==> design/flow/design.v <==
module single_port_mem
  #(
    parameter WIDTH = 8,
    parameter DEPTH = 64,
    parameter FILE = "",
    parameter INIT = 0
  )
  (
    input wire                     clock,
    input wire [WIDTH-1:0]         data,
    input wire [( 
  (DEPTH <= 2) ? 1 : 
  (DEPTH <= 4) ? 2 : 
  (DEPTH <= 8) ? 3 : 
  (DEPTH <= 16) ? 4 : 
  (DEPTH <= 32) ? 5 : 
  (DEPTH <= 64) ? 6 : 
  (DEPTH <= 128) ? 7 : 
  (DEPTH <= 256) ? 8 : 
  (DEPTH <= 512) ? 9 : 
  (DEPTH <= 1024) ? 10 : 
  (DEPTH <= 2048) ? 11 : 
  (DEPTH <= 4096) ? 12 : 
  (DEPTH <= 8192) ? 13 : 
  (DEPTH <= 16384) ? 14 : 
  (DEPTH <= 32768) ? 15 : 
  (DEPTH <= 65536) ? 16 : 
  (DEPTH <= 131072) ? 17 : 
  (DEPTH <= 262144) ? 18 : 
  (DEPTH <= 524288) ? 19 : 
  (DEPTH <= 1048576) ? 20 : 
  (DEPTH <= 2097152) ? 21 : 
  (DEPTH <= 4194304) ? 22 : 
  (DEPTH <= 8388608) ? 23 : 
  (DEPTH <= 16777216) ? 24 : 
  (DEPTH <= 33554432) ? 25 : 
  (DEPTH <= 67108864) ? 26 : 
  (DEPTH <= 134217728) ? 27 : 
  (DEPTH <= 268435456) ? 28 : 
  (DEPTH <= 536870912) ? 29 : 
  (DEPTH <= 1073741824) ? 30 : 
  -1)-1:0] address,
    input wire                     wr_en,
    output reg [WIDTH-1:0]         q
  );
  reg [WIDTH-1:0] mem [DEPTH-1:0] ;
  always @(posedge clock)
    begin
      if (wr_en)
        begin
          mem[address] <= data;
          q <= data;
        end
      q <= mem[address];
    end
endmodule
module delay
#(
  parameter WIDTH = 1,
  parameter DELAY = 1
)
(
  input  wire clk,
  input  wire rst,
  input  wire [WIDTH-1:0] din,
  output wire [WIDTH-1:0] dout
);
reg [WIDTH-1:0] level_buf [1:DELAY+1];
wire [WIDTH-1:0] level [0:DELAY];
assign level[0] = din;
genvar i;
generate
  for (i=0; i < DELAY; i=i+1)
    begin : gen_delay
      always @(posedge clk)
      begin
        if (rst) begin
          level_buf[i+1] <= {WIDTH{1'b0}};
        end
        else begin
          level_buf[i+1] <= level[i];
        end
      end
      assign level[i+1] = level_buf[i+1];
    end
endgenerate
assign dout = level[DELAY];
endmodule
module unit_adder 
#(
  parameter RADIX = 32
  )
(
  input wire carry_in,  
  input wire [RADIX-1:0] din_a,
  input wire [RADIX-1:0] din_b,
  output wire [RADIX-1:0] dout,
  output wire carry_out  
	);
wire [RADIX:0] dout_full;
assign dout_full = din_a + din_b + carry_in;
assign dout = dout_full[RADIX-1:0];
assign carry_out = dout_full[RADIX];
endmodule
module fp_adder 
  #(
  parameter RADIX = 32,
  parameter DIGITS = 14
  )
(
  input wire start,  
  input wire rst,
  input wire clk,
  input wire digit_in_valid,  
  input wire carry_in,
  input wire [RADIX-1:0] digit_a,
  input wire [RADIX-1:0] digit_b,
  output reg digit_out_valid,
  output reg [RADIX-1:0] digit_res,
  output reg done,   
  output reg carry_out
	);
reg running;
reg [( 
  (DIGITS <= 2) ? 1 : 
  (DIGITS <= 4) ? 2 : 
  (DIGITS <= 8) ? 3 : 
  (DIGITS <= 16) ? 4 : 
  (DIGITS <= 32) ? 5 : 
  (DIGITS <= 64) ? 6 : 
  (DIGITS <= 128) ? 7 : 
  (DIGITS <= 256) ? 8 : 
  (DIGITS <= 512) ? 9 : 
  (DIGITS <= 1024) ? 10 : 
  (DIGITS <= 2048) ? 11 : 
  (DIGITS <= 4096) ? 12 : 
  (DIGITS <= 8192) ? 13 : 
  (DIGITS <= 16384) ? 14 : 
  (DIGITS <= 32768) ? 15 : 
  (DIGITS <= 65536) ? 16 : 
  (DIGITS <= 131072) ? 17 : 
  (DIGITS <= 262144) ? 18 : 
  (DIGITS <= 524288) ? 19 : 
  (DIGITS <= 1048576) ? 20 : 
  (DIGITS <= 2097152) ? 21 : 
  (DIGITS <= 4194304) ? 22 : 
  (DIGITS <= 8388608) ? 23 : 
  (DIGITS <= 16777216) ? 24 : 
  (DIGITS <= 33554432) ? 25 : 
  (DIGITS <= 67108864) ? 26 : 
  (DIGITS <= 134217728) ? 27 : 
  (DIGITS <= 268435456) ? 28 : 
  (DIGITS <= 536870912) ? 29 : 
  (DIGITS <= 1073741824) ? 30 : 
  -1)-1:0] counter;
wire [RADIX-1:0] adder_din_a;
wire [RADIX-1:0] adder_din_b;
wire [RADIX-1:0] adder_dout;
reg adder_carry_in;
wire adder_carry_out;
assign adder_din_a = digit_in_valid ? digit_a : {RADIX{1'b0}};
assign adder_din_b = digit_in_valid ? digit_b : {RADIX{1'b0}}; 
always @(posedge clk) begin
  if (rst) begin
    running <= 1'b0;
    adder_carry_in <= 1'b0;
    counter <= {( 
  (DIGITS <= 2) ? 1 : 
  (DIGITS <= 4) ? 2 : 
  (DIGITS <= 8) ? 3 : 
  (DIGITS <= 16) ? 4 : 
  (DIGITS <= 32) ? 5 : 
  (DIGITS <= 64) ? 6 : 
  (DIGITS <= 128) ? 7 : 
  (DIGITS <= 256) ? 8 : 
  (DIGITS <= 512) ? 9 : 
  (DIGITS <= 1024) ? 10 : 
  (DIGITS <= 2048) ? 11 : 
  (DIGITS <= 4096) ? 12 : 
  (DIGITS <= 8192) ? 13 : 
  (DIGITS <= 16384) ? 14 : 
  (DIGITS <= 32768) ? 15 : 
  (DIGITS <= 65536) ? 16 : 
  (DIGITS <= 131072) ? 17 : 
  (DIGITS <= 262144) ? 18 : 
  (DIGITS <= 524288) ? 19 : 
  (DIGITS <= 1048576) ? 20 : 
  (DIGITS <= 2097152) ? 21 : 
  (DIGITS <= 4194304) ? 22 : 
  (DIGITS <= 8388608) ? 23 : 
  (DIGITS <= 16777216) ? 24 : 
  (DIGITS <= 33554432) ? 25 : 
  (DIGITS <= 67108864) ? 26 : 
  (DIGITS <= 134217728) ? 27 : 
  (DIGITS <= 268435456) ? 28 : 
  (DIGITS <= 536870912) ? 29 : 
  (DIGITS <= 1073741824) ? 30 : 
  -1){1'b0}};
    digit_out_valid <= 1'b0;
    done <= 1'b0;
    carry_out <= 1'b0;
    digit_res <= {DIGITS{1'b0}};
  end 
  else begin
    running <= done ? 1'b0 :
               start ? 1'b1 :
               running;
    adder_carry_in <= start ? carry_in :
                      digit_in_valid ?  adder_carry_out :
                      adder_carry_in;
    counter <= done ? {( 
  (DIGITS <= 2) ? 1 : 
  (DIGITS <= 4) ? 2 : 
  (DIGITS <= 8) ? 3 : 
  (DIGITS <= 16) ? 4 : 
  (DIGITS <= 32) ? 5 : 
  (DIGITS <= 64) ? 6 : 
  (DIGITS <= 128) ? 7 : 
  (DIGITS <= 256) ? 8 : 
  (DIGITS <= 512) ? 9 : 
  (DIGITS <= 1024) ? 10 : 
  (DIGITS <= 2048) ? 11 : 
  (DIGITS <= 4096) ? 12 : 
  (DIGITS <= 8192) ? 13 : 
  (DIGITS <= 16384) ? 14 : 
  (DIGITS <= 32768) ? 15 : 
  (DIGITS <= 65536) ? 16 : 
  (DIGITS <= 131072) ? 17 : 
  (DIGITS <= 262144) ? 18 : 
  (DIGITS <= 524288) ? 19 : 
  (DIGITS <= 1048576) ? 20 : 
  (DIGITS <= 2097152) ? 21 : 
  (DIGITS <= 4194304) ? 22 : 
  (DIGITS <= 8388608) ? 23 : 
  (DIGITS <= 16777216) ? 24 : 
  (DIGITS <= 33554432) ? 25 : 
  (DIGITS <= 67108864) ? 26 : 
  (DIGITS <= 134217728) ? 27 : 
  (DIGITS <= 268435456) ? 28 : 
  (DIGITS <= 536870912) ? 29 : 
  (DIGITS <= 1073741824) ? 30 : 
  -1){1'b0}} :
               running & digit_in_valid ? counter + 1 :
               counter;
    digit_out_valid <= digit_in_valid;
    digit_res <= digit_in_valid ? adder_dout : digit_res;
    done <= digit_in_valid & (counter == (DIGITS-1));
    carry_out <= digit_in_valid & (counter == (DIGITS-1)) ? adder_carry_out : carry_out;
  end
end
unit_adder #(.RADIX(RADIX)) unit_adder_inst (
  .din_a(adder_din_a),
  .din_b(adder_din_b),
  .carry_in(adder_carry_in),
  .carry_out(adder_carry_out),
  .dout(adder_dout)
  );
endmodule
module serial_comparator 
#(
  parameter RADIX = 32,
  parameter DIGITS = 14
  )
(
  input wire start,
  input wire rst,
  input wire clk,
  input wire digit_valid,
  input wire [RADIX-1:0] digit_a, 
  input wire [RADIX-1:0] digit_b, 
  output reg a_bigger_than_b,
  output reg done
);
reg comp_array [DIGITS-1:0];
reg [( 
  (DIGITS <= 2) ? 1 : 
  (DIGITS <= 4) ? 2 : 
  (DIGITS <= 8) ? 3 : 
  (DIGITS <= 16) ? 4 : 
  (DIGITS <= 32) ? 5 : 
  (DIGITS <= 64) ? 6 : 
  (DIGITS <= 128) ? 7 : 
  (DIGITS <= 256) ? 8 : 
  (DIGITS <= 512) ? 9 : 
  (DIGITS <= 1024) ? 10 : 
  (DIGITS <= 2048) ? 11 : 
  (DIGITS <= 4096) ? 12 : 
  (DIGITS <= 8192) ? 13 : 
  (DIGITS <= 16384) ? 14 : 
  (DIGITS <= 32768) ? 15 : 
  (DIGITS <= 65536) ? 16 : 
  (DIGITS <= 131072) ? 17 : 
  (DIGITS <= 262144) ? 18 : 
  (DIGITS <= 524288) ? 19 : 
  (DIGITS <= 1048576) ? 20 : 
  (DIGITS <= 2097152) ? 21 : 
  (DIGITS <= 4194304) ? 22 : 
  (DIGITS <= 8388608) ? 23 : 
  (DIGITS <= 16777216) ? 24 : 
  (DIGITS <= 33554432) ? 25 : 
  (DIGITS <= 67108864) ? 26 : 
  (DIGITS <= 134217728) ? 27 : 
  (DIGITS <= 268435456) ? 28 : 
  (DIGITS <= 536870912) ? 29 : 
  (DIGITS <= 1073741824) ? 30 : 
  -1)-1:0] counter;
reg running;
reg done_buf;
wire digit_a_bigger_than_b;
wire digit_a_equal_to_b;
assign digit_a_bigger_than_b = digit_valid & (digit_a > digit_b);
assign digit_a_equal_to_b = digit_valid & (digit_a == digit_b); 
always @(posedge clk) begin
  if (rst) begin
    comp_array[0] <= 1'b0;
    comp_array[1] <= 1'b0;
    comp_array[2] <= 1'b0;
    comp_array[3] <= 1'b0;
    comp_array[4] <= 1'b0;
    comp_array[5] <= 1'b0;
    comp_array[6] <= 1'b0;
    comp_array[7] <= 1'b0;
    comp_array[8] <= 1'b0;
    comp_array[9] <= 1'b0;
    comp_array[10] <= 1'b0;
    comp_array[11] <= 1'b0;
    comp_array[12] <= 1'b0;
    comp_array[13] <= 1'b0;
  end
  else begin
    comp_array[0] <= digit_valid & (counter == 0) ? digit_a_bigger_than_b :
                     digit_valid ? comp_array[0] & digit_a_equal_to_b :
                     comp_array[0];
    comp_array[1] <= digit_valid & (counter == 1) ? digit_a_bigger_than_b :
                     digit_valid ? comp_array[1] & digit_a_equal_to_b :
                     comp_array[1];
    comp_array[2] <= digit_valid & (counter == 2) ? digit_a_bigger_than_b :
                     digit_valid ? comp_array[2] & digit_a_equal_to_b :
                     comp_array[2];
    comp_array[3] <= digit_valid & (counter == 3) ? digit_a_bigger_than_b :
                     digit_valid ? comp_array[3] & digit_a_equal_to_b :
                     comp_array[3];
    comp_array[4] <= digit_valid & (counter == 4) ? digit_a_bigger_than_b :
                     digit_valid ? comp_array[4] & digit_a_equal_to_b :
                     comp_array[4];
    comp_array[5] <= digit_valid & (counter == 5) ? digit_a_bigger_than_b :
                     digit_valid ? comp_array[5] & digit_a_equal_to_b :
                     comp_array[5];
    comp_array[6] <= digit_valid & (counter == 6) ? digit_a_bigger_than_b :
                     digit_valid ? comp_array[6] & digit_a_equal_to_b :
                     comp_array[6];
    comp_array[7] <= digit_valid & (counter == 7) ? digit_a_bigger_than_b :
                     digit_valid ? comp_array[7] & digit_a_equal_to_b :
                     comp_array[7];
    comp_array[8] <= digit_valid & (counter == 8) ? digit_a_bigger_than_b :
                     digit_valid ? comp_array[8] & digit_a_equal_to_b :
                     comp_array[8];
    comp_array[9] <= digit_valid & (counter == 9) ? digit_a_bigger_than_b :
                     digit_valid ? comp_array[9] & digit_a_equal_to_b :
                     comp_array[9];
    comp_array[10] <= digit_valid & (counter == 10) ? digit_a_bigger_than_b :
                     digit_valid ? comp_array[10] & digit_a_equal_to_b :
                     comp_array[10];
    comp_array[11] <= digit_valid & (counter == 11) ? digit_a_bigger_than_b :
                     digit_valid ? comp_array[11] & digit_a_equal_to_b :
                     comp_array[11];
    comp_array[12] <= digit_valid & (counter == 12) ? digit_a_bigger_than_b :
                     digit_valid ? comp_array[12] & digit_a_equal_to_b :
                     comp_array[12];
    comp_array[13] <= digit_valid & (counter == 13) ? digit_a_bigger_than_b : comp_array[13];
  end
end
always @(posedge clk) begin
  if (rst) begin
    running <= 1'b0;
    done_buf <= 1'b0;
    done <= 1'b0;
    a_bigger_than_b <= 1'b0;
    counter <= {( 
  (DIGITS <= 2) ? 1 : 
  (DIGITS <= 4) ? 2 : 
  (DIGITS <= 8) ? 3 : 
  (DIGITS <= 16) ? 4 : 
  (DIGITS <= 32) ? 5 : 
  (DIGITS <= 64) ? 6 : 
  (DIGITS <= 128) ? 7 : 
  (DIGITS <= 256) ? 8 : 
  (DIGITS <= 512) ? 9 : 
  (DIGITS <= 1024) ? 10 : 
  (DIGITS <= 2048) ? 11 : 
  (DIGITS <= 4096) ? 12 : 
  (DIGITS <= 8192) ? 13 : 
  (DIGITS <= 16384) ? 14 : 
  (DIGITS <= 32768) ? 15 : 
  (DIGITS <= 65536) ? 16 : 
  (DIGITS <= 131072) ? 17 : 
  (DIGITS <= 262144) ? 18 : 
  (DIGITS <= 524288) ? 19 : 
  (DIGITS <= 1048576) ? 20 : 
  (DIGITS <= 2097152) ? 21 : 
  (DIGITS <= 4194304) ? 22 : 
  (DIGITS <= 8388608) ? 23 : 
  (DIGITS <= 16777216) ? 24 : 
  (DIGITS <= 33554432) ? 25 : 
  (DIGITS <= 67108864) ? 26 : 
  (DIGITS <= 134217728) ? 27 : 
  (DIGITS <= 268435456) ? 28 : 
  (DIGITS <= 536870912) ? 29 : 
  (DIGITS <= 1073741824) ? 30 : 
  -1){1'b0}};
  end 
  else begin
    running <= done ? 1'b0 :
               start ? 1'b1 :
               running;
    counter <= done ? {( 
  (DIGITS <= 2) ? 1 : 
  (DIGITS <= 4) ? 2 : 
  (DIGITS <= 8) ? 3 : 
  (DIGITS <= 16) ? 4 : 
  (DIGITS <= 32) ? 5 : 
  (DIGITS <= 64) ? 6 : 
  (DIGITS <= 128) ? 7 : 
  (DIGITS <= 256) ? 8 : 
  (DIGITS <= 512) ? 9 : 
  (DIGITS <= 1024) ? 10 : 
  (DIGITS <= 2048) ? 11 : 
  (DIGITS <= 4096) ? 12 : 
  (DIGITS <= 8192) ? 13 : 
  (DIGITS <= 16384) ? 14 : 
  (DIGITS <= 32768) ? 15 : 
  (DIGITS <= 65536) ? 16 : 
  (DIGITS <= 131072) ? 17 : 
  (DIGITS <= 262144) ? 18 : 
  (DIGITS <= 524288) ? 19 : 
  (DIGITS <= 1048576) ? 20 : 
  (DIGITS <= 2097152) ? 21 : 
  (DIGITS <= 4194304) ? 22 : 
  (DIGITS <= 8388608) ? 23 : 
  (DIGITS <= 16777216) ? 24 : 
  (DIGITS <= 33554432) ? 25 : 
  (DIGITS <= 67108864) ? 26 : 
  (DIGITS <= 134217728) ? 27 : 
  (DIGITS <= 268435456) ? 28 : 
  (DIGITS <= 536870912) ? 29 : 
  (DIGITS <= 1073741824) ? 30 : 
  -1){1'b0}} :
               (start | running) & digit_valid ? counter + 1 :
               counter;
    done_buf <= digit_valid & (counter == (DIGITS-1)) ? 1'b1 : 1'b0;
    done <= done_buf;
    a_bigger_than_b <= comp_array[0] | comp_array[1] | comp_array[2] | comp_array[3] | comp_array[4] | comp_array[5] | comp_array[6] | comp_array[7] | comp_array[8] | comp_array[9] | comp_array[10] | comp_array[11] | comp_array[12] | comp_array[13];
  end
end
wire comp_array_0;
wire comp_array_1;
wire comp_array_2;
wire comp_array_3;
wire comp_array_4;
wire comp_array_5;
wire comp_array_6;
wire comp_array_7;
wire comp_array_8;
wire comp_array_9;
wire comp_array_10;
wire comp_array_11;
wire comp_array_12;
wire comp_array_13;
assign comp_array_0 = comp_array[0];
assign comp_array_1 = comp_array[1];
assign comp_array_2 = comp_array[2];
assign comp_array_3 = comp_array[3];
assign comp_array_4 = comp_array[4];
assign comp_array_5 = comp_array[5];
assign comp_array_6 = comp_array[6];
assign comp_array_7 = comp_array[7];
assign comp_array_8 = comp_array[8];
assign comp_array_9 = comp_array[9];
assign comp_array_10 = comp_array[10];
assign comp_array_11 = comp_array[11];
assign comp_array_12 = comp_array[12];
assign comp_array_13 = comp_array[13];
endmodule
module fp2_sub_add_correction
#(
  parameter RADIX = 32,
  parameter DIGITS = 14,
  parameter DIGITS_LOG = ( 
  (DIGITS <= 2) ? 1 : 
  (DIGITS <= 4) ? 2 : 
  (DIGITS <= 8) ? 3 : 
  (DIGITS <= 16) ? 4 : 
  (DIGITS <= 32) ? 5 : 
  (DIGITS <= 64) ? 6 : 
  (DIGITS <= 128) ? 7 : 
  (DIGITS <= 256) ? 8 : 
  (DIGITS <= 512) ? 9 : 
  (DIGITS <= 1024) ? 10 : 
  (DIGITS <= 2048) ? 11 : 
  (DIGITS <= 4096) ? 12 : 
  (DIGITS <= 8192) ? 13 : 
  (DIGITS <= 16384) ? 14 : 
  (DIGITS <= 32768) ? 15 : 
  (DIGITS <= 65536) ? 16 : 
  (DIGITS <= 131072) ? 17 : 
  (DIGITS <= 262144) ? 18 : 
  (DIGITS <= 524288) ? 19 : 
  (DIGITS <= 1048576) ? 20 : 
  (DIGITS <= 2097152) ? 21 : 
  (DIGITS <= 4194304) ? 22 : 
  (DIGITS <= 8388608) ? 23 : 
  (DIGITS <= 16777216) ? 24 : 
  (DIGITS <= 33554432) ? 25 : 
  (DIGITS <= 67108864) ? 26 : 
  (DIGITS <= 134217728) ? 27 : 
  (DIGITS <= 268435456) ? 28 : 
  (DIGITS <= 536870912) ? 29 : 
  (DIGITS <= 1073741824) ? 30 : 
  -1), 
  parameter FILE_CONST_PX2 = "px2.mem",
  parameter FILE_CONST_PX4 = "px4.mem"
)
(
  input wire start,
  input wire rst,
  input wire clk,
  input wire [2:0] cmd,  
  input wire extension_field_op,  
  output wire mem_a_0_rd_en,
  output wire [DIGITS_LOG-1:0] mem_a_0_rd_addr,
  input  wire [RADIX-1:0] mem_a_0_dout,
  output wire mem_a_1_rd_en,
  output wire [DIGITS_LOG-1:0] mem_a_1_rd_addr,
  input  wire [RADIX-1:0] mem_a_1_dout,
  output wire mem_b_0_rd_en,
  output wire [DIGITS_LOG-1:0] mem_b_0_rd_addr,
  input  wire [RADIX-1:0] mem_b_0_dout,
  output wire mem_b_1_rd_en,
  output wire [DIGITS_LOG-1:0] mem_b_1_rd_addr,
  input  wire [RADIX-1:0] mem_b_1_dout,
  output wire px2_mem_rd_en,
  output wire [DIGITS_LOG-1:0] px2_mem_rd_addr,
  input  wire [RADIX-1:0] px2_mem_dout,
  output wire px4_mem_rd_en,
  output wire [DIGITS_LOG-1:0] px4_mem_rd_addr,
  input  wire [RADIX-1:0] px4_mem_dout,
  input wire mem_c_0_rd_en,
  input wire [DIGITS_LOG-1:0] mem_c_0_rd_addr,
  output  wire [RADIX-1:0] mem_c_0_dout,
  input wire mem_c_1_rd_en,
  input wire [DIGITS_LOG-1:0] mem_c_1_rd_addr,
  output  wire [RADIX-1:0] mem_c_1_dout,
  output reg busy,
  output reg done
);
wire left_adder_start;
wire left_adder_digit_in_valid;
wire left_adder_carry_in;
wire [RADIX-1:0] left_adder_digit_a;
wire [RADIX-1:0] left_adder_digit_b;
wire left_adder_digit_out_valid;
wire [RADIX-1:0] left_adder_digit_res;
wire left_adder_done;
wire left_adder_carry_out;
wire right_adder_start;
wire right_adder_digit_in_valid;
wire right_adder_carry_in;
wire [RADIX-1:0] right_adder_digit_a;
wire [RADIX-1:0] right_adder_digit_b;
wire right_adder_digit_out_valid;
wire [RADIX-1:0] right_adder_digit_res;
wire right_adder_done;
wire right_adder_carry_out;
reg left_comparator_start;
reg left_comparator_digit_valid;
wire [RADIX-1:0] left_comparator_digit_a;
wire [RADIX-1:0] left_comparator_digit_b;
wire left_comparator_a_bigger_than_b;
wire left_comparator_done;
wire right_comparator_start;
wire right_comparator_digit_valid;
wire [RADIX-1:0] right_comparator_digit_a;
wire [RADIX-1:0] right_comparator_digit_b;
wire right_comparator_a_bigger_than_b;
wire right_comparator_done;
wire mem_c_0_add_0_wr_en;
wire [DIGITS_LOG-1:0] mem_c_0_add_0_wr_addr;
wire [DIGITS_LOG-1:0] mem_c_0_wr_addr;
wire [RADIX-1:0] mem_c_0_add_0_din;
wire mem_c_0_add_0_rd_en;
wire [DIGITS_LOG-1:0] mem_c_0_add_0_rd_addr;
wire [RADIX-1:0] mem_c_0_add_0_dout;
wire mem_c_0_add_1_wr_en;
wire [DIGITS_LOG-1:0] mem_c_0_add_1_wr_addr;
wire [RADIX-1:0] mem_c_0_add_1_din; 
wire [RADIX-1:0] mem_c_0_add_1_dout; 
wire mem_c_1_add_0_wr_en;
wire [DIGITS_LOG-1:0] mem_c_1_add_0_wr_addr;
wire [RADIX-1:0] mem_c_1_add_0_din;
wire mem_c_1_add_0_rd_en;
wire [DIGITS_LOG-1:0] mem_c_1_add_0_rd_addr;
wire [RADIX-1:0] mem_c_1_add_0_dout;
wire mem_c_1_add_1_wr_en;
wire [DIGITS_LOG-1:0] mem_c_1_add_1_wr_addr;
wire [RADIX-1:0] mem_c_1_add_1_din; 
wire [RADIX-1:0] mem_c_1_add_1_dout; 
reg [DIGITS_LOG-1:0] rd_counter;
reg [DIGITS_LOG-1:0] rd_counter_buf;
reg add_0_running_pre;
reg add_0_running;
reg left_fpadd_correction_needed;
reg left_fpsub_correction_needed;
reg right_fpadd_correction_needed;
reg right_fpsub_correction_needed;
reg add_1_running_pre;
reg add_1_running;
reg add_counter;
wire comparator_enabled;
wire adder_1_start;
wire init_carry_in;
assign mem_c_0_dout = (cmd == 3'd3) ? mem_c_0_add_0_dout : mem_c_0_add_1_dout;
assign mem_c_1_dout = (cmd == 3'd3) ? mem_c_1_add_0_dout : mem_c_1_add_1_dout;
assign init_carry_in = (start & ((cmd == 3'd2) || (cmd == 3'd4) || (cmd == 3'd5)));
assign left_adder_start = start | adder_1_start;
assign left_adder_carry_in =  init_carry_in || (adder_1_start & left_fpadd_correction_needed);
assign left_adder_digit_in_valid = add_0_running | add_1_running;
assign left_adder_digit_a = add_0_running ? mem_a_0_dout :
                            add_1_running ? mem_c_0_add_0_dout :
                            {RADIX{1'b0}}; 
assign left_adder_digit_b = add_0_running & ((cmd == 3'd1) || (cmd == 3'd3)) ? mem_b_0_dout :
                            add_0_running ? ~(mem_b_0_dout) :
                            add_1_running & (cmd == 3'd1) & left_fpadd_correction_needed ? ~(px2_mem_dout) :
                            add_1_running & (((cmd == 3'd2) & left_fpsub_correction_needed) || (cmd == 3'd4)) ? px2_mem_dout :
                            add_1_running & (cmd == 3'd5)? px4_mem_dout :
                            {RADIX{1'b0}};
assign right_adder_start = left_adder_start & extension_field_op;
assign right_adder_carry_in = init_carry_in || ((cmd == 3'd1) & right_fpadd_correction_needed);
assign right_adder_digit_in_valid = left_adder_digit_in_valid & extension_field_op;
assign right_adder_digit_a = add_0_running & extension_field_op ? mem_a_1_dout :
                             add_1_running & extension_field_op ? mem_c_1_add_0_dout :
                            {RADIX{1'b0}}; 
assign right_adder_digit_b = add_0_running & extension_field_op & ((cmd == 3'd1) || (cmd == 3'd3)) ? mem_b_1_dout :
                             add_0_running & extension_field_op ? ~(mem_b_1_dout) :
                             add_1_running & extension_field_op & (cmd == 3'd1) & right_fpadd_correction_needed ? ~(px2_mem_dout) :
                             add_1_running & extension_field_op & (((cmd == 3'd2) & right_fpsub_correction_needed) || (cmd == 3'd4)) ? px2_mem_dout :
                             add_1_running & extension_field_op & (cmd == 3'd5)? px4_mem_dout :
                             {RADIX{1'b0}};
assign mem_a_0_rd_en = add_0_running_pre;
assign mem_a_0_rd_addr = mem_a_0_rd_en ? rd_counter : {DIGITS_LOG{1'b0}};
assign mem_b_0_rd_en = mem_a_0_rd_en;
assign mem_b_0_rd_addr = mem_a_0_rd_addr;
assign mem_c_0_add_0_wr_en = left_adder_digit_out_valid & (add_counter == 1'b0);
assign mem_c_0_add_0_wr_addr = (add_counter == 1'b0) ? mem_c_0_wr_addr : {DIGITS_LOG{1'b0}};
assign mem_c_0_add_0_din = (add_counter == 1'b0) ? left_adder_digit_res : {RADIX{1'b0}};
assign mem_c_0_add_0_rd_en = add_1_running_pre;
assign mem_c_0_add_0_rd_addr = (add_counter == 1'b1) ? rd_counter : {DIGITS_LOG{1'b0}};
assign mem_c_0_add_1_wr_en = left_adder_digit_out_valid & (add_counter == 1'b1);
assign mem_c_0_add_1_wr_addr = (add_counter == 1'b1) ? mem_c_0_wr_addr : {DIGITS_LOG{1'b0}};
assign mem_c_0_add_1_din = (add_counter == 1'b1) ? left_adder_digit_res : {RADIX{1'b0}};
assign mem_a_1_rd_addr = mem_a_0_rd_addr;
assign mem_a_1_rd_en = mem_a_0_rd_en;
assign mem_b_1_rd_addr = mem_b_0_rd_addr;
assign mem_b_1_rd_en = mem_b_0_rd_en;
assign mem_c_1_add_0_wr_en = extension_field_op & mem_c_0_add_0_wr_en;
assign mem_c_1_add_0_wr_addr = extension_field_op ? mem_c_0_add_0_wr_addr : {DIGITS_LOG{1'b0}};
assign mem_c_1_add_0_din = (add_counter == 1'b0) & extension_field_op ? right_adder_digit_res : {RADIX{1'b0}};
assign mem_c_1_add_0_rd_en = extension_field_op & add_1_running_pre;
assign mem_c_1_add_0_rd_addr = extension_field_op ? mem_c_0_add_0_rd_addr : {DIGITS_LOG{1'b0}};
assign mem_c_1_add_1_wr_en = extension_field_op & mem_c_0_add_1_wr_en;
assign mem_c_1_add_1_wr_addr = extension_field_op ? mem_c_0_add_1_wr_addr : {DIGITS_LOG{1'b0}};
assign mem_c_1_add_1_din = extension_field_op & (add_counter == 1'b1) ? right_adder_digit_res : {RADIX{1'b0}};
assign comparator_enabled = (add_counter == 1'b0) & (cmd == 3'd1);
assign left_comparator_digit_a = comparator_enabled ? left_adder_digit_res : {RADIX{1'b0}};
assign left_comparator_digit_b = comparator_enabled ? px2_mem_dout : {RADIX{1'b0}};
assign right_comparator_start = left_comparator_start & extension_field_op;
assign right_comparator_digit_valid = left_comparator_digit_valid & extension_field_op;
assign right_comparator_digit_a = comparator_enabled & extension_field_op ? right_adder_digit_res : {RADIX{1'b0}};
assign right_comparator_digit_b = extension_field_op ? left_comparator_digit_b : {RADIX{1'b0}};
assign px2_mem_rd_en = (cmd == 3'd1) || (((cmd == 3'd2) || (cmd == 3'd4)) & add_1_running_pre);
assign px2_mem_rd_addr = (add_1_running_pre & px2_mem_rd_en) ? rd_counter : 
                         px2_mem_rd_en ? rd_counter_buf :
                         {DIGITS_LOG{1'b0}};
assign px4_mem_rd_en = (cmd == 3'd5) & add_1_running_pre;
assign px4_mem_rd_addr = px4_mem_rd_en ? rd_counter : {DIGITS_LOG{1'b0}}; 
always @(posedge clk) begin
  if (rst) begin
    add_0_running_pre <= 1'b0;
    add_0_running <= 1'b0;
    add_1_running_pre <= 1'b0;
    add_1_running <= 1'b0;
    busy <= 1'b0;
    done <= 1'b0;
    add_counter <= 1'b0;  
    rd_counter <= {DIGITS_LOG{1'b0}};
    rd_counter_buf <= {DIGITS_LOG{1'b0}};
    left_comparator_start <= 1'b0;
    left_comparator_digit_valid <= 1'b0; 
    left_fpadd_correction_needed <= 1'b0;
    right_fpadd_correction_needed <= 1'b0;
    left_fpsub_correction_needed <= 1'b0; 
    right_fpsub_correction_needed <= 1'b0;  
  end 
  else begin
    add_0_running_pre <= start ? 1'b1 :
                         (rd_counter == (DIGITS-1)) ? 1'b0 :
                         add_0_running_pre;
    add_0_running <= add_0_running_pre;
    add_1_running_pre <= adder_1_start ? 1'b1 :  
                         (rd_counter == (DIGITS-1)) ? 1'b0 :
                         add_1_running_pre;
    add_1_running <= add_1_running_pre;
    add_counter <= start | done ? 1'b0 :
                   left_adder_done ? 1'b1 :
                   add_counter;
    busy <= start ? 1'b1 :
            done ? 1'b0 :
            busy;
    rd_counter <= start | adder_1_start ? {DIGITS_LOG{1'b0}} :  
                  busy & (rd_counter < (DIGITS-1)) ? rd_counter + 1 :
                  rd_counter;
    rd_counter_buf <= rd_counter;
    left_comparator_start <= left_adder_start & (add_counter == 1'b0) & (cmd == 3'd1);
    left_comparator_digit_valid <= (add_counter == 1'b0) & (cmd == 3'd1) ? left_adder_digit_in_valid : 1'b0; 
    left_fpadd_correction_needed <= start | done ? 1'b0 :
                                    (cmd == 3'd1) & left_comparator_a_bigger_than_b & left_comparator_done ? 1'b1 :
                                    left_fpadd_correction_needed;
    right_fpadd_correction_needed <= start | done ? 1'b0 :
                                    (cmd == 3'd1) & right_comparator_a_bigger_than_b & right_comparator_done ? 1'b1 :
                                    right_fpadd_correction_needed;
    left_fpsub_correction_needed <= start | done ? 1'b0 :
                                    (mem_c_0_add_0_wr_en & (mem_c_0_add_0_wr_addr == (DIGITS-1))) ? mem_c_0_add_0_din[RADIX-1] :
                                    left_fpsub_correction_needed;
    right_fpsub_correction_needed <= start | done ? 1'b0 :
                                    (mem_c_1_add_0_wr_en & (mem_c_1_add_0_wr_addr == (DIGITS-1))) ? mem_c_1_add_0_din[RADIX-1] :
                                    right_fpsub_correction_needed;
    done <= (cmd == 3'd3) ? mem_c_0_add_0_wr_en & (mem_c_0_wr_addr == (DIGITS-1)) :
            (add_counter == 1'b1) & mem_c_0_add_1_wr_en & (mem_c_0_wr_addr == (DIGITS-1));
  end
end
fp_adder #(.RADIX(RADIX), .DIGITS(DIGITS)) fp_left_adder_inst (
  .start(left_adder_start),
  .rst(rst),
  .clk(clk),
  .digit_in_valid(left_adder_digit_in_valid),
  .carry_in(left_adder_carry_in),
  .digit_a(left_adder_digit_a),
  .digit_b(left_adder_digit_b),
  .digit_out_valid(left_adder_digit_out_valid),
  .digit_res(left_adder_digit_res),
  .done(left_adder_done),
  .carry_out(left_adder_carry_out)
  );
fp_adder #(.RADIX(RADIX), .DIGITS(DIGITS)) fp_right_adder_inst (
  .start(right_adder_start),
  .rst(rst),
  .clk(clk),
  .digit_in_valid(right_adder_digit_in_valid),
  .carry_in(right_adder_carry_in),
  .digit_a(right_adder_digit_a),
  .digit_b(right_adder_digit_b),
  .digit_out_valid(right_adder_digit_out_valid),
  .digit_res(right_adder_digit_res),
  .done(right_adder_done),
  .carry_out(right_adder_carry_out)
  );
serial_comparator #(.RADIX(RADIX), .DIGITS(DIGITS)) left_serial_comparator_inst (
  .start(left_comparator_start),
  .rst(rst),
  .clk(clk),
  .digit_valid(left_comparator_digit_valid), 
  .digit_a(left_comparator_digit_a),
  .digit_b(left_comparator_digit_b), 
  .a_bigger_than_b(left_comparator_a_bigger_than_b),
  .done(left_comparator_done)
  );
serial_comparator #(.RADIX(RADIX), .DIGITS(DIGITS)) right_serial_comparator_inst (
  .start(right_comparator_start),
  .rst(rst),
  .clk(clk),
  .digit_valid(right_comparator_digit_valid), 
  .digit_a(right_comparator_digit_a),
  .digit_b(right_comparator_digit_b), 
  .a_bigger_than_b(right_comparator_a_bigger_than_b),
  .done(right_comparator_done)
  );
single_port_mem #(.WIDTH(RADIX), .DEPTH(DIGITS)) single_port_mem_inst_c_0_add_0 (  
  .clock(clk),
  .data(mem_c_0_add_0_din),
  .address(mem_c_0_add_0_wr_en ? mem_c_0_add_0_wr_addr : (mem_c_0_add_0_rd_en ? mem_c_0_add_0_rd_addr : mem_c_0_rd_addr)),
  .wr_en(mem_c_0_add_0_wr_en),
  .q(mem_c_0_add_0_dout)
  );
single_port_mem #(.WIDTH(RADIX), .DEPTH(DIGITS)) single_port_mem_inst_c_0_add_1 (  
  .clock(clk),
  .data(mem_c_0_add_1_din),
  .address(mem_c_0_add_1_wr_en ? mem_c_0_add_1_wr_addr : mem_c_0_rd_addr),
  .wr_en(mem_c_0_add_1_wr_en),
  .q(mem_c_0_add_1_dout)
  );
single_port_mem #(.WIDTH(RADIX), .DEPTH(DIGITS)) single_port_mem_inst_c_1_add_0 (  
  .clock(clk),
  .data(mem_c_1_add_0_din),
  .address(mem_c_1_add_0_wr_en ? mem_c_1_add_0_wr_addr : (mem_c_1_add_0_rd_en ? mem_c_1_add_0_rd_addr : mem_c_1_rd_addr)),
  .wr_en(mem_c_1_add_0_wr_en),
  .q(mem_c_1_add_0_dout)
  );
single_port_mem #(.WIDTH(RADIX), .DEPTH(DIGITS)) single_port_mem_inst_c_1_add_1 (  
  .clock(clk),
  .data(mem_c_1_add_1_din),
  .address(mem_c_1_add_1_wr_en ? mem_c_1_add_1_wr_addr : mem_c_1_rd_addr),
  .wr_en(mem_c_1_add_1_wr_en),
  .q(mem_c_1_add_1_dout)
  );
delay #(.WIDTH(1), .DELAY(3)) delay_inst_adder_1_start (
  .clk(clk),
  .rst(rst),
  .din(left_adder_done & (add_counter == 1'b0) & (cmd != 3'd3)),
  .dout(adder_1_start)
  );
delay #(.WIDTH(DIGITS_LOG), .DELAY(1)) delay_inst_mem_c_0_wr_addr (
  .clk(clk),
  .rst(rst),
  .din(rd_counter_buf),
  .dout(mem_c_0_wr_addr)
  );
endmodule
==> design/flow/run.sh <==
#!/bin/bash
# the make line also repeats each setting of config.mk as NAME=value (left out here)
make -C /OpenROAD-flow-scripts/flow DESIGN_CONFIG=/design/flow/config.mk WORK_HOME=/design/flow/orfs CLKGATE_MAP_FILE= finish
==> design/flow/config.mk <==
export PLATFORM = sky130hd
export DESIGN_NAME = fp2_sub_add_correction
export DESIGN_NICKNAME = fp2_sub_add_correction
export VERILOG_FILES = /design/flow/design.v
export SDC_FILE = /design/flow/constraint.sdc
export NUM_CORES = 4
export LEC_CHECK = 0
export ABC_AREA = 1
export CAP_MARGIN = 20
export CORE_MARGIN = 2
export CORE_UTILIZATION = 64
export PLACE_DENSITY = 0.6
export SLEW_MARGIN = 20
==> design/flow/constraint.sdc <==
create_clock -name core_clock -period 5.0 [get_ports {clk}]
set_input_delay 1.0000 -clock core_clock [delete_from_list [all_inputs] [get_ports {clk}]]
set_output_delay 1.0000 -clock core_clock [all_outputs]
set_load 0.01 [all_outputs]
==> git commit body, run 1 <==
Record implementation results from latest flow run

- Share of async-settable or async-resettable flops after synthesis: 0%
* Arithmetic-cell share of the synthesized area counting full adders, half adders and majority gates: under 10%
- Counting every sink on the clock net gives roughly 2.1k.
* Seq. pwr: 18900 uW
- The endpoint identified for the worst register-to-register timing path is fp_right_adder_inst.digit_res[26].
* Dominant register cell in the synthesized netlist: edfxtp_1
- Cell count listed in synth_stat.txt: a little over 8k
- Clock-net power: around 15000 uW
- The launch point of the worst min-delay path is recorded as delay_inst_adder_1_start.level_buf[2].
* Worst Hold Class: flop to flop
* Worst hold margin: around 0.41 ns
- Ys flops: slightly above 2k
- The required time at the worst endpoint is listed as about 4.0 ns.
* Internal Dissipation: 27800 uW
- Data arrives at the worst endpoint at ~3.7 ns.
* Resized Gates After CTS: 0
- In the final design database the tool counted about 9k nets.
* Ratio of total power to cell area: about 360 nW/um^2
* Area fraction of the dominant cell type after synthesis: around 61%
- The violation tally recorded at the end of detailed-routing iteration 0 is 9817.
* Critical path, cell by cell: clkdlybuf4s50_1 > inv_1 > nand2_1 > nor2_1 > inv_4 > buf_12 > buf_12 > o21ai_0 > clkdlybuf4s50_1
- The critical path in the final layout is reported with a setup slack of 0.257 ns.
* Ratio of final minimum period to clock period: roughly 95%
- Tool warning count: 43
- Critical path startpoint: cmd[2]
- Clk Tree Root Cell: clkbuf_16
* Crit path max-delay cell type: clkdlybuf4s50_1
- Buffers on Ports: 302
* Maximum level of the CTS H-tree: 4
- Horiz. Die Dim: roughly 380 um
- Grouping stages by cell kind, the critical path spends the most delay in buffers and inverters.
* Chip Height: between 300 and 400 um
- The stat command in Yosys gives a chip area of slightly below 90000 um^2.
* Via-per-instance ratio: about 6.2
- Worst-margin pin slew: between 1 and 1.5 ns
* AND-OR/OR-AND Cells, Area Fraction: approximately 9.1%
- The run finished with no timing, DRC or antenna violations.
- Summed over all instances, the cell type with the most area after synthesis is edfxtp_1.
- Biggest cell delay along the critical path: about 0.64 ns
* Cells after synthesis: around 8.3k
* Comb power: about 2800 uW
- Logic depth of the worst setup path including buffers: 9
- Instance area after placement: between 90000 and 100000 um^2
* Top power group: registers
- Vias after detailed routing: 66.5k
- The power report puts the net switching power at ~8600 uW.
- The average instance in the mapped netlist occupies 10.7 um^2.
- Topmost layer with routed signal wires: met5
* CTS tree: yes
- After layout, the setup clock skew is reported as between 0.04 and 0.05 ns.
- After floorplanning, the die was sized to cover approximately 140000 um^2.
- Sequential share of the synthesized area: approximately 67%
* Top-level port count: 305
* Count of flip-flops with a built-in enable after synthesis: ~1.8k
- Proportion of total power due to net switching: approximately a quarter
* Setup slack of the most critical reg-to-reg path: between 1 and 1.5 ns
- Iteration tally of the first detailed-router pass: 8
- In the post-route report, total wirelength is listed as about 280000 um.
- Synth logic family: simple AND/OR/NAND/NOR gates
* Final count of pins violating max slew: 0
- The worst path needs approximately 4.7 ns of the cycle, external delays included.
- The report puts the cell count of the worst reg-to-reg path at 23.
- For the final routed database, the setup TNS stands at 0 ns.
* Setup violators final: 0
- Per the repair_timing log after CTS, setup buffers inserted total 0.
* Crit path kind: input port to output pin
- Worst R2R Start: add_1_running
- Number of distinct library cells after synthesis: between 40 and 50
* Sink of the worst hold path: delay_inst_adder_1_start.level_buf[3]
- Looking at the VDD voltage map, the peak drop is roughly 0.33 mV.
- Entering global routing, the biggest net connects ~130 pins.
* Max Clk Rate: approximately 210 MHz
- Recorded from the global router log, the overflow total was 0.
- Per the layout report, the design carries between 9k and 10k filler cells.
- Critical path endpoint: mem_c_1_dout[14]
* ANT nets after route: 0
- After clock tree synthesis, the clock-pin slew on the worst setup and hold paths is 0.06 ns.
- Hold analysis shows the worst path with a depth of 2.
- Initial standard-cell utilization of the core: between 60% and 70%
- Sorting the synthesis cell report by count puts at the top nand2_1.
- In this run, the clock network consumes 40.6% of the power.
* Top cells by instance count after synthesis: 2290 x nand2_1, 1792 x edfxtp_1, 766 x nor2_1
* Clk ins delay skew pair: about 0.86 ns
- Counting along the longest clock path gives a buffer depth of 3.
- Mux share: 0%
- Top post-synthesis cells by area: edfxtp_1 61%, nand2_1 9.7%, dfxtp_1 6.2%
- The initial antenna violation count came to approximately 42.
* Bufs and invs on worst path: 6
* Average wire length per cell after detail routing: 26.3 um
* Reported max-cap violation count: 0
- For this design the static power due to leakage is around 0.041 uW.
- Detailed routing placed a total of 42300 um of wire on met3.
- DRC violation count after routing: 0
- Setup repair after global routing missed its margin: no
- Per the final timing report, the hold violations number 0.
* Number of nets produced by synthesis: about 8.7k
* Max transition margin: roughly a quarter
- Compared with the post-synthesis result, the final layout area differs by 14.9%.
* Met2 Wirelength: 117000 um
* Total number of yosys warnings: 9
- Worst setup slack before clock tree synthesis: -0.0949 ns
- In the placement report, post-DP HPWL is listed as 178000 um.
- After clock tree synthesis, the flow added hold-fix buffers numbering 0.
- Summing the areas of all and, or, nand and nor instances in the mapped netlist gives about 17% of the synthesized area.
* Biggest fanout along the worst timing path: about 67
* Synth Cell Area: 88700 um^2
- The detailed router put a total of ~110000 um of wire on met1.
- Share of total power in combinational logic: about 7.6%
* Part of the power in registers: about 52%
- Fin area: 102000 um^2
* Last weighted congestion value of the routability-driven placer: 1.01
- Nature of the critical path endpoint: output pin
- Via count of the first global-routing pass: 61.3k
* Number of buffers created by CTS: roughly 200
* Combined global-route utilization of all metal layers: between 30 and 40%
- Nature of the critical path startpoint: input port
- The report lists the number of standard-cell rows as around 140.
- The region available for standard cell placement spans about 140000 um^2.
* Synthesized-area fraction occupied by xor and xnor cells: less than 1%
- The first global-routing pass estimated about 400000 um of wire.
## stage by stage
stage                     power [uW]  utilization [%]  std cells
final                          36400             74.1      10700
after global routing           37300             74.0      10600
after CTS                      36400             74.0      10600
after floorplan                20500                -       8311
after global placement         21800             69.3      10300
after detailed placement       21900             69.3      10300
## cell type report
type,instances,area (um^2),share of cell area (%)
tap,1794,2240,2.20
clock inverter,115,1110,1.09
antenna,14,35.0,0.0344
sequential,2065,59300,58.2
multi-input combinational,5224,25800,25.4
clock buffer,259,5360,5.26
inverter,605,2280,2.24
timing repair buffer,582,5690,5.59
## per-layer routing
metal  vias to the layer above  global-route usage [%]
met2                      4399                    53.9
met4                        40                    14.6
met1                     31900                    57.9
met3                       584                    13.2
li1                      29600                       -
met5                         -                       0
==> run 2, diff against run 1 <==
ABC_AREA = 0   (was 1)
CAP_MARGIN = 30   (was 20)
CORE_UTILIZATION = 72   (was 64)
CTS_CLUSTER_SIZE = 25   (was not set)
GPL_ROUTABILITY_DRIVEN = 1   (was not set)
HOLD_SLACK_MARGIN = 0.15   (was not set)
PLACE_DENSITY = 0.35   (was 0.6)
SETUP_SLACK_MARGIN = 0.59   (was not set)
SLEW_MARGIN = 15   (was 20)
clock period = 3.4 ns   (was 5.0 ns; I/O delays follow)
==> run 2 against run 1 <==
Compared with the run above: the run now fails in global routing (5_1_grt); synthesized area is 2.0% lower; synthesized cell count down 33%; die size down 13%.
==> git commit body, run 2 <==
Store results of the implementation flow

- Status: stopped before the end (was complete, no violations).
- Stage where the flow stopped: global routing (5_1_grt)
- Ys flops: 2065 (unchanged)
* Number of buffers created by CTS: 190 (was 198)
* Standard-cell row count: 127 (was 136)
- Total cell area reported by yosys after synthesis: 86800 um^2 (was 88700 um^2)
- The post-synthesis average cell area is 15.6 um^2 (was 10.7 um^2).
* Cell count listed in synth_stat.txt: 5552 (was 8311)
- Total clock sinks: 2065 (unchanged)
- Top post-synthesis cells by area: edfxtp_1 62%, mux4_2 9.1%, dfxtp_1 6.3% (was edfxtp_1 61%, nand2_1 9.7%, dfxtp_1 6.2%).
- Horiz. Die Dim: 351 um (was 376 um)
- The sequential area share after synthesis is 68.3% (was 66.9%).
- The arithmetic-cell share of the synthesized area counting full adders, half adders and majority gates is 2.09% (was 2.05%).
- Number of nets produced by synthesis: 5904 (was 8663)
- The library cell with the highest instance count after synthesis was edfxtp_1 (was nand2_1).
- The AND-OR/OR-AND share of the synthesized area came to 7.50% (was 9.10%).
* Area of the placeable core: 120000 um^2 (was 137000 um^2)
- AND/OR/NAND/NOR Cells, Area Fraction: 7.19% (was 17.2%)
- The post-synthesis mux area share is 11.7% (was 0%).
* Die Area: 123000 um^2 (was 142000 um^2)
- The number of standard cells after synthesis was 5552 (was 8311).
- The post-detailed-placement cell area came to 97700 um^2 (was 95300 um^2).
* Post-synthesis cell type with the largest combined area: edfxtp_1 (unchanged)
- Maximum level of the CTS H-tree: 4 (unchanged)
- The post-place setup slack is -1.49 ns (was -0.0949 ns).
- The port buffer count came to 302 (unchanged).
- The portion of synthesized cell area occupied by the leading cell type is 62.0% (was 60.7%).
* Last weighted congestion value of the routability-driven placer: 1.03 (was 1.01)
- Top cells by instance count after synthesis: 1792 x edfxtp_1, 547 x nand2_1, 352 x mux4_2 (was 2290 x nand2_1, 1792 x edfxtp_1, 766 x nor2_1).
- The starting utilization of the core area came to 72.5% (was 64.5%).
- The placed wire-length estimate was 188000 um (was 178000 um).
- Buffer levels on the longest clock path: 3 (unchanged)
- The top flip-flop cell by instance count after synthesis is edfxtp_1 (unchanged).
- Number of distinct library cells after synthesis: 79 (was 48)
- The share of flip-flops with an asynchronous set or reset is 0% (unchanged).
* Clk Tree Root Cell: clkbuf_16 (unchanged)
- The area share of xor/xnor cells in the synthesized design came to 1.25% (was 0.168%).
- Count of flip-flops with a built-in enable after synthesis: 1792 (unchanged)
* Synth Cell Area: 86800 um^2 (was 88700 um^2)
- Chip Height: 351 um (was 376 um)
- The largest combinational cell category by area was multiplexers (was simple AND/OR/NAND/NOR gates).
- The I/O pin count came to 305 (unchanged).
- Total number of yosys warnings: 9 (unchanged)
==> run 2: timing repair <==
item                        CTS
setup buffers                55
cloned                        6
setup endpoints to repair  1182
gates resized               338
hold buffers                  0
pin swaps                   144
==> run 2: through the flow <==
stage / instances / util [%]
2_1_floorplan: 5552 / -
3_3_place_gp: 7764 / 81.6
4_1_cts: 8181 / 88.3
3_5_place_dp: 7764 / 81.6
==> run 3, diff against run 2 <==
ABC_AREA = 1   (was 0)
CELL_PAD_IN_SITES_DETAIL_PLACEMENT = 1   (was not set)
CELL_PAD_IN_SITES_GLOBAL_PLACEMENT = 2   (was not set)
CORE_MARGIN = 10   (was 2)
CORE_UTILIZATION = 41   (was 72)
CTS_CLUSTER_SIZE = 22   (was 25)
GPL_TIMING_DRIVEN = 1   (was not set)
HOLD_SLACK_MARGIN = not set   (was 0.15)
MAX_ROUTING_LAYER = met4   (was not set)
MIN_ROUTING_LAYER = met1   (was not set)
PLACE_DENSITY = 0.85   (was 0.35)
SETUP_SLACK_MARGIN = not set   (was 0.59)
SLEW_MARGIN = 20   (was 15)
clock period = 3.11 ns   (was 3.4 ns; I/O delays follow)
==> run 3 against run 2 <==
Compared with the run above: now fails the layout checks on setup timing; synthesized area rose by 2.1%; die size rose by 91%; synthesized cell count rose by 50%.
==> git commit body, run 3 <==
Record implementation results from latest flow run

- The TritonCTS sink count came to 2065 (unchanged).
- The final layout report lists a filler cell count of ~22k.
* WHS Path Cells: 4
- The sequential area share after synthesis was 66.9% (was 68.3%).
- Setup slack on the critical path of the routed design comes to -0.150 ns.
* Bufs and invs on worst path: 8
- Total power for the finished layout comes to 63100 uW.
- Count of flip-flops with a built-in enable after synthesis: 1792 (unchanged)
- Setup slack on the worst reg-to-reg path comes out at -0.15 ns.
- In this run the worst path has a maximum fanout of 32.
- Internal Dissipation: approximately 47000 uW
- Static timing analysis puts the maximum clock frequency at between 300 and 400 MHz.
- In this run the power density over the cells is between 500 and 600 nW/um^2.
* Final HPWL from detailed placement: 249000 um (was 188000 um)
- Hold buffers post-CTS: 0 (unchanged)
- Worst-margin pin slew: around 1.1 ns
- Critical path startpoint: add_1_running
* Clock period minus final worst setup slack: 3.26 ns
* Delay-heaviest family, CP: AND-OR/OR-AND gates
* Via-per-instance ratio: 5.76
- Dominant register cell in the synthesized netlist: edfxtp_1 (unchanged)
- Nature of the critical path endpoint: flop
- Status: failed layout checks (was stopped before the end)
- OpenSTA lists the critical path endpoint as fp_right_adder_inst.digit_res[18].
* Standard-cell row count: 170 (was 127)
- The routed layout has 72.1k vias.
* Cell with the most instances on the worst path: buf_4
- Per the timing report, the most critical flop-to-flop path finishes at fp_right_adder_inst.digit_res[18].
* Reported max-cap violation count: 0
- Nature of the critical path startpoint: flop
- The most area-hungry cell type in the Yosys netlist was edfxtp_1 (unchanged).
* Ratio of final minimum period to clock period: 105%
* Mean post-synth cell area: 10.7 um^2 (was 15.6 um^2)
- The total nets after synthesis came to 8663 (was 5904).
- CP required: 3.86 ns
* Drt total wl: 376000 um
- From the final report, the count of setup violators was given as 24.
- TritonRoute reported its final design rule violation total as 0.
- The first detailed-routing pass ran for 5 iterations.
- Area overhead of the layout relative to synthesis: 32.1%
* Buffers on Ports: 302 (unchanged)
- Worst Hold Class: input port to flop
- Cell with the most instances after synthesis: nand2_1 (was edfxtp_1)
- Among all stages on the critical path, the maximum delay recorded is approximately 0.76 ns.
- Top cells by instance count after synthesis: 2290 x nand2_1, 1792 x edfxtp_1, 766 x nor2_1 (was 1792 x edfxtp_1, 547 x nand2_1, 352 x mux4_2).
- Synth Cell Area: 88700 um^2 (was 86800 um^2)
* Crit path max-delay cell type: o31ai_1
- Horiz. Die Dim: 485 um (was 351 um)
- Synthesized-area fraction occupied by xor and xnor cells: 0.168% (was 1.25%)
- Launch instance of the worst min-delay path: rst
* Area of the placeable core: 215000 um^2 (was 120000 um^2)
- Clk ins delay skew pair: 0.96 ns
- The leakage power in the latest report is 0.0472 uW.
- Crit path kind: flop to flop
- Comb power: around 6400 uW
- Top post-synthesis cells by area: edfxtp_1 61%, nand2_1 9.7%, dfxtp_1 6.2% (was edfxtp_1 62%, mux4_2 9.1%, dfxtp_1 6.3%).
* Top power group: registers
* ANT nets after route: 0
* Top-level port count: 305 (unchanged)
- Count of final hold-check violations: 0
* Number of distinct library cells after synthesis: 48 (was 79)
- The area fraction in and, or, nand and nor cells came to 17.2% (was 7.19%).
* Total cell area reported by yosys after synthesis: 88700 um^2 (was 86800 um^2)
- The share of flip-flops with an asynchronous set or reset was 0% (unchanged).
- Via count of the first global-routing pass: 75.0k
- Cell count listed in synth_stat.txt: 8311 (was 5552)
* Number of DRC violations after detailed-routing iteration 0: 6866
- The final RePlAce weighted congestion came to 0.985 (was 1.03).
* AND-OR/OR-AND Cells, Area Fraction: 9.10% (was 7.50%)
- Clk Tree Root Cell: clkbuf_16 (unchanged)
- The initial antenna violation count is 20.
- The critical path crosses 17 cells after its start point.
- Arithmetic-cell share of the synthesized area counting full adders, half adders and majority gates: 2.05% (was 2.09%)
- The number of standard cells after synthesis was 8311 (was 5552).
- Net switching power: 16000 uW
- Proportion of total power due to net switching: between 20% and 30%
- Per report_power, the Sequential row totals about 30000 uW.
- Worst hold margin: 0.337 ns
- The flow reports that combinational logic draws about 10% of the design power.
- Total global-route track usage over all layers is 31.3%.
- STA shows the worst reg2reg path with a cell count of 17.
* Synth logic family: simple AND/OR/NAND/NOR gates (was multiplexers)
- Clock-net power: about 26000 uW
- The number of clock buffers inserted by TritonCTS is 213 (was 190).
- Chip Height: 485 um (was 351 um)
- Failing Checks: setup timing
- Critical path, cell by cell: buf_12 > nand2_8 > buf_6 > buf_12 > o31ai_1 > ha_4 > buf_6 > nand2_4 > nor2_4 > buf_4 > a21oi_2 > buf_4 > buf_4 > a31o_4 > nand3_2 > nand2_2 > inv_1
- Peak supply drop: ~0.58 mV
* Clk pin slew, worst setup/hold paths: around 0.060 ns
- Entering global routing, the biggest net connects roughly 57 pins.
- Counting pins that exceed their max-slew limit in the final report gives 0.
- Average wire length per cell after detail routing: about 30 um
- Worst R2R Start: add_1_running
- The total die size is 235000 um^2 (was 123000 um^2).
* Area fraction of the dominant cell type after synthesis: 60.7% (was 62.0%)
- Mux share: 0% (was 11.7%)
* CTS tree: yes
- Global route total overflow: 0
- The power report attributes to the clock group a share of 41.8%.
* Global-route wire length before repair: between 500000 and 600000 um
- The starting utilization of the core area was 41.3% (was 72.5%).
- Part of the power in registers: 48.0%
- The worst hold path terminates at right_serial_comparator_inst.comp_array[2].
* Tool warning count: ~40
* Worst Path Arrival: 4.01 ns
* Total number of yosys warnings: 9 (unchanged)
* Net count of the finished layout: 9831
* Ys flops: 2065 (unchanged)
- Setup repair after global routing could not meet its margin everywhere.
- The slew check shows that the tightest pin keeps a relative margin of approximately 28%.
- The total number of H-tree levels came to 4 (unchanged).
* Buffer levels on the longest clock path: 3 (unchanged)
- Setup clock skew after layout: roughly 0.13 ns
==> run 3: metrics by stage <==
| step | setup WS (ns) | TNS (ns) | cells | util [%] | area [um^2] |
|---|---|---|---|---|---|
| after floorplan | -0.680 | -533.22 | 8311 | - | 88900 |
| final | -0.150 | -1.14 | 12500 | 54.5 | 117000 |
| after CTS | -0.0496 | -0.156 | 12400 | 52.8 | 113000 |
| after detailed placement | -1.63 | -503.03 | 12000 | 48.5 | 104000 |
| after global placement | -1.61 | -421.48 | 12000 | 48.5 | 104000 |
| after global routing | -0.234 | -5.97 | 12500 | 54.5 | 117000 |
==> run 3: layout make-up <==
cell class / count / area [um^2] / area share [%]
Antenna cell: 18 / 45.0 / 0.0385
Clock buffer: 281 / 5770 / 4.92
Clock inverter: 124 / 1430 / 1.22
Inverter: 605 / 2330 / 1.99
Multi-Input combinational cell: 5224 / 29800 / 25.5
Sequential cell: 2065 / 59300 / 50.6
Tap cell: 2838 / 3550 / 3.03
Timing Repair Buffer: 1370 / 14800 / 12.7
==> run 3: per-layer routing <==
metal / vias up / track usage, % / wire length [um]
li1: 31200 / - / -
met1: 36700 / 36.4 / 139000
met2: 3208 / 50.7 / 181000
met3: 946 / 4.36 / 24800
met4: 0 / 20.9 / 30700
met5: - / - / 0
==> run 3: repair_timing <==
action                                  in CTS  in global routing
cloned                                      14                 12
setup buffers                               43                 68
pin swaps                                  127                279
resized                                    550                784
endpoints found under the setup margin     158                127
==> run 4, diff against run 3 <==
ABC_AREA = not set   (was 1)
CAP_MARGIN = 20   (was 30)
CELL_PAD_IN_SITES_DETAIL_PLACEMENT = not set   (was 1)
CELL_PAD_IN_SITES_GLOBAL_PLACEMENT = not set   (was 2)
CORE_MARGIN = 2   (was 10)
CORE_UTILIZATION = 66   (was 41)
CTS_CLUSTER_SIZE = not set   (was 22)
GPL_ROUTABILITY_DRIVEN = not set   (was 1)
GPL_TIMING_DRIVEN = not set   (was 1)
MAX_ROUTING_LAYER = not set   (was met4)
MIN_ROUTING_LAYER = not set   (was met1)
PLACE_DENSITY = not set   (was 0.85)
SETUP_SLACK_MARGIN = 0.93   (was not set)
clock period = 3.66 ns   (was 3.11 ns; I/O delays follow)
==> run 4 against run 3 <==
Compared with the run above: highest routed layer is now met5; setup slack better by 0.070 ns; sequential power shrank 15%; largest cell class unchanged; critical endpoint is now fp_right_adder_inst.adder_carry_in; count of clock-buffer cells in the layout is 10 higher; the layout still fails its checks (setup timing); worst hold slack better by 0.017 ns; design area decreased by 8.3%.
==> git commit body, run 4 <==
Record implementation results from latest flow run

* Net count of the finished layout: 6785 (was 9831)
* Top post-synthesis cells by area: edfxtp_1 62%, mux4_2 9.1%, dfxtp_1 6.3% (was edfxtp_1 61%, nand2_1 9.7%, dfxtp_1 6.2%)
- The worst slew margin relative to its limit is 38.2% (was 27.8%).
- The endpoint kind of the worst setup timing path is a flop (unchanged).
* Status: failed layout checks (unchanged)
- The post-synthesis register bit count was 2065 (unchanged).
* Cells after synthesis: 5552 (was 8311)
* Top power group: registers (unchanged)
- The total number of H-tree levels is 4 (unchanged).
- The post-synthesis mux area share is 11.7% (was 0%).
- Cell count listed in synth_stat.txt: 5552 (was 8311)
* Critical path startpoint: add_1_running (unchanged)
* Setup slack of the most critical reg-to-reg path: -0.08 ns (was -0.15 ns)
- Crit path setup slack, layout: -0.0801 ns (was -0.150 ns)
- The clock-pin slew of the registers on the worst-case setup and hold paths is 0.06 ns (about the same).
- CP required: 4.37 ns (was 3.86 ns)
* Clock-net power: 20700 uW (was 26300 uW)
- The die height was 367 um (was 485 um).
- The via count of the first global-routing pass was 55.8k (was 75.0k).
- Mean post-synth cell area: 15.6 um^2 (was 10.7 um^2)
- Post-synthesis cell type with the largest combined area: edfxtp_1 (unchanged)
- Number of distinct library cells after synthesis: 79 (was 48)
* Via-per-instance ratio: 6.90 (was 5.76)
* Clock period minus final worst setup slack: 3.74 ns (was 3.26 ns)
- The total congestion overflow was 0 (unchanged).
- Clk ins delay skew pair: 0.84 ns (was 0.96 ns)
- ANT nets after route: 0 (unchanged)
- R2R cell count: 17 (unchanged)
- Number of DRC violations after detailed-routing iteration 0: 8484 (was 6866)
- Biggest cell delay along the critical path: 0.34 ns (was 0.76 ns)
* Count of flip-flops with a built-in enable after synthesis: 1792 (unchanged)
* Horiz. Die Dim: 367 um (was 485 um)
- The routed via count was 57.9k (was 72.1k).
- The terminus of the critical flop-to-flop path was fp_right_adder_inst.adder_carry_in (was fp_right_adder_inst.digit_res[18]).
* Ratio of total power to cell area: 464 nW/um^2 (was 539 nW/um^2)
* Antenna violations before repair: 46 (was 20)
- The clock root buffer was clkbuf_16 (unchanged).
- The total nets after synthesis is 5904 (was 8663).
- Fin cells: 8387 (was 12.5k)
* Max Clk Rate: 267 MHz (was 307 MHz)
* Leak Pwr: 0.0365 uW (was 0.0472 uW)
- The total routing usage reported by global routing is 42.1% (was 31.3%).
- The largest net degree at the start of global routing came to 129 (was 57).
* Bufs and invs on worst path: 1 (was 8)
- Setup violators final: 14 (was 24)
- Last weighted congestion value of the routability-driven placer: 1.00 (was 0.985)
* Worst Path Arrival: 4.45 ns (was 4.01 ns)
- The cell count after placement is 7854 (was 12.0k).
- Nature of the critical path startpoint: flop (unchanged)
* Delay-heaviest family, CP: AND-OR/OR-AND gates (unchanged)
- Buffers on Ports: 302 (unchanged)
* Launch instance of the worst min-delay path: rst (unchanged)
- The clock tree skew after final layout came to 0.0758 ns (was 0.128 ns).
- The global-route wire length before repair came to 400000 um (was 526000 um).
* Seq. pwr: 25700 uW (was 30300 uW)
* Instance area after placement: 97100 um^2 (was 104000 um^2)
* Dominant register cell in the synthesized netlist: edfxtp_1 (unchanged)
- The number of clock buffers inserted by TritonCTS is 195 (was 213).
- The placed wire-length estimate came to 172000 um (was 249000 um).
- The TritonCTS clock tree was yes (unchanged).
* Crit path max-delay cell type: a2111oi_4 (was o31ai_1)
* Peak supply drop: 0.615 mV (was 0.582 mV)
- Iteration tally of the first detailed-router pass: 8 (was 5)
- Total cell area reported by yosys after synthesis: 86800 um^2 (was 88700 um^2)
* Area overhead of the layout relative to synthesis: 23.6% (was 32.1%)
* Clock Power Share: 41.6% (was 41.8%)
* Reported max-cap violation count: 0 (unchanged)
- The path type of the worst min-delay path is input port to flop (unchanged).
- The sequential fraction of design power was 51.6% (was 48.0%).
- DRC violation count after routing: 0 (unchanged)
* Count of final hold-check violations: 0 (unchanged)
* Ratio of final minimum period to clock period: 102% (was 105%)
- The arithmetic-cell share of the synthesized area counting full adders, half adders and majority gates was 2.09% (was 2.05%).
- Synth logic family: multiplexers (was simple AND/OR/NAND/NOR gates)
- The beginning of the worst register-to-register path is add_1_running (unchanged).
* Critical path, cell by cell: and4b_2 > and2_4 > a221oi_2 > nor2_1 > a21oi_2 > fa_2 > inv_2 > fa_2 > a211o_1 > a2111oi_4 > o211a_1 > o211ai_1 > nand2_1 > o21ai_2 > a221o_1 > nand2_1 > a2111oi_2 (was buf_12 > nand2_8 > buf_6 > buf_12 > o31ai_1 > ha_4 > buf_6 > nand2_4 > nor2_4 > buf_4 > a21oi_2 > buf_4 > buf_4 > a31o_4 > nand3_2 > nand2_2 > inv_1)
* Setup repair after global routing missed its margin: yes (unchanged)
- The TritonCTS sink count was 2065 (unchanged).
- The share of flip-flops with an asynchronous set or reset was 0% (unchanged).
- The internal power component is 38600 uW (was 47000 uW).
- Net switching power: 11200 uW (was 16000 uW)
- Crit path kind: flop to flop (unchanged)
- The worst-case hold path end point is add_0_running_pre (was right_serial_comparator_inst.comp_array[2]).
- The total of warnings raised by yosys is 9 (unchanged).
* Area fraction of the dominant cell type after synthesis: 62.0% (was 60.7%)
* Worst-margin pin slew: 0.927 ns (was 1.07 ns)
- The maximum buffer depth of the clock tree came to 3 (unchanged).
* Failing Checks: setup timing (unchanged)
- The finished layout cell area came to 107000 um^2 (was 117000 um^2).
- The library cell with the highest instance count after synthesis was edfxtp_1 (was nand2_1).
- Tool warning count: 47 (was 41)
* Sequential share of the synthesized area: 68.3% (was 66.9%)
* Biggest fanout along the worst timing path: 3 (was 32)
- The power drawn by the combinational cells came to 3400 uW (was 6420 uW).
- Top cells by instance count after synthesis: 1792 x edfxtp_1, 547 x nand2_1, 352 x mux4_2 (was 2290 x nand2_1, 1792 x edfxtp_1, 766 x nor2_1).
- The switching share of power was 22.5% (was 25.4%).
* Average wire length per cell after detail routing: 34.3 um (was 30.0 um)
- Final count of pins violating max slew: 0 (unchanged)
- Area of the placeable core: 131000 um^2 (was 215000 um^2)
- The AND-OR/OR-AND share of the synthesized area came to 7.50% (was 9.10%).
* Critical path endpoint: fp_right_adder_inst.adder_carry_in (was fp_right_adder_inst.digit_res[18])
- The area share of xor/xnor cells in the synthesized design was 1.25% (was 0.168%).
* Top-level port count: 305 (unchanged)
- Standard-cell row count: 133 (was 170)
* WHS Path Cells: 2 (was 4)
- The wire length after detailed routing came to 287000 um (was 376000 um).
* Die Area: 134000 um^2 (was 235000 um^2)
* AND/OR/NAND/NOR Cells, Area Fraction: 7.19% (was 17.2%)
- The starting utilization of the core area was 66.3% (was 41.3%).
* Synth Cell Area: 86800 um^2 (was 88700 um^2)
* Logic depth of the worst setup path including buffers: 17 (unchanged)
- Share of total power in combinational logic: 6.8% (was 10.2%)
[run 4: layer usage]
layer	wire (um)	GRT usage, %
met5	252	0
met2	133000	64.1
met3	38700	13.2
met4	16400	21.2
met1	99000	55.4
[run 4: cell type report]
type | instances | area (um^2)
sequential | 2065 | 59300
multi-input combinational | 3091 | 28400
fill | 6488 | 23600
timing repair buffer | 1051 | 10700
clock buffer | 291 | 5620
tap | 1755 | 2200
clock inverter | 76 | 917
inverter | 29 | 109
antenna | 29 | 72.6
[run 4: repair_timing]
action	4_1_cts	5_1_grt
cloned	8	3
hold buffers	0	0
endpoints found under the setup margin	1102	1534
pin swaps	118	176
buffers inserted	62	64
gates resized	420	399
[run 4: through the flow]
step	total power [uW]	hold WS, ns	setup slack [ns]	TNS (ns)	util, %
5_1_grt	50700	0.367	-0.237	-3.72	81.9
3_5_place_dp	29200	0.424	-1.36	-108.07	74.2
4_1_cts	49600	0.308	-0.0115	-0.0115	80.4
3_3_place_gp	29200	0.420	-1.30	-102.83	74.2
2_1_floorplan	27500	0.414	-0.439	-8.31	-
6_report	49800	0.354	-0.0801	-0.596	82.0
Power figures rest on the tool's default switching activity, not on a simulated workload.
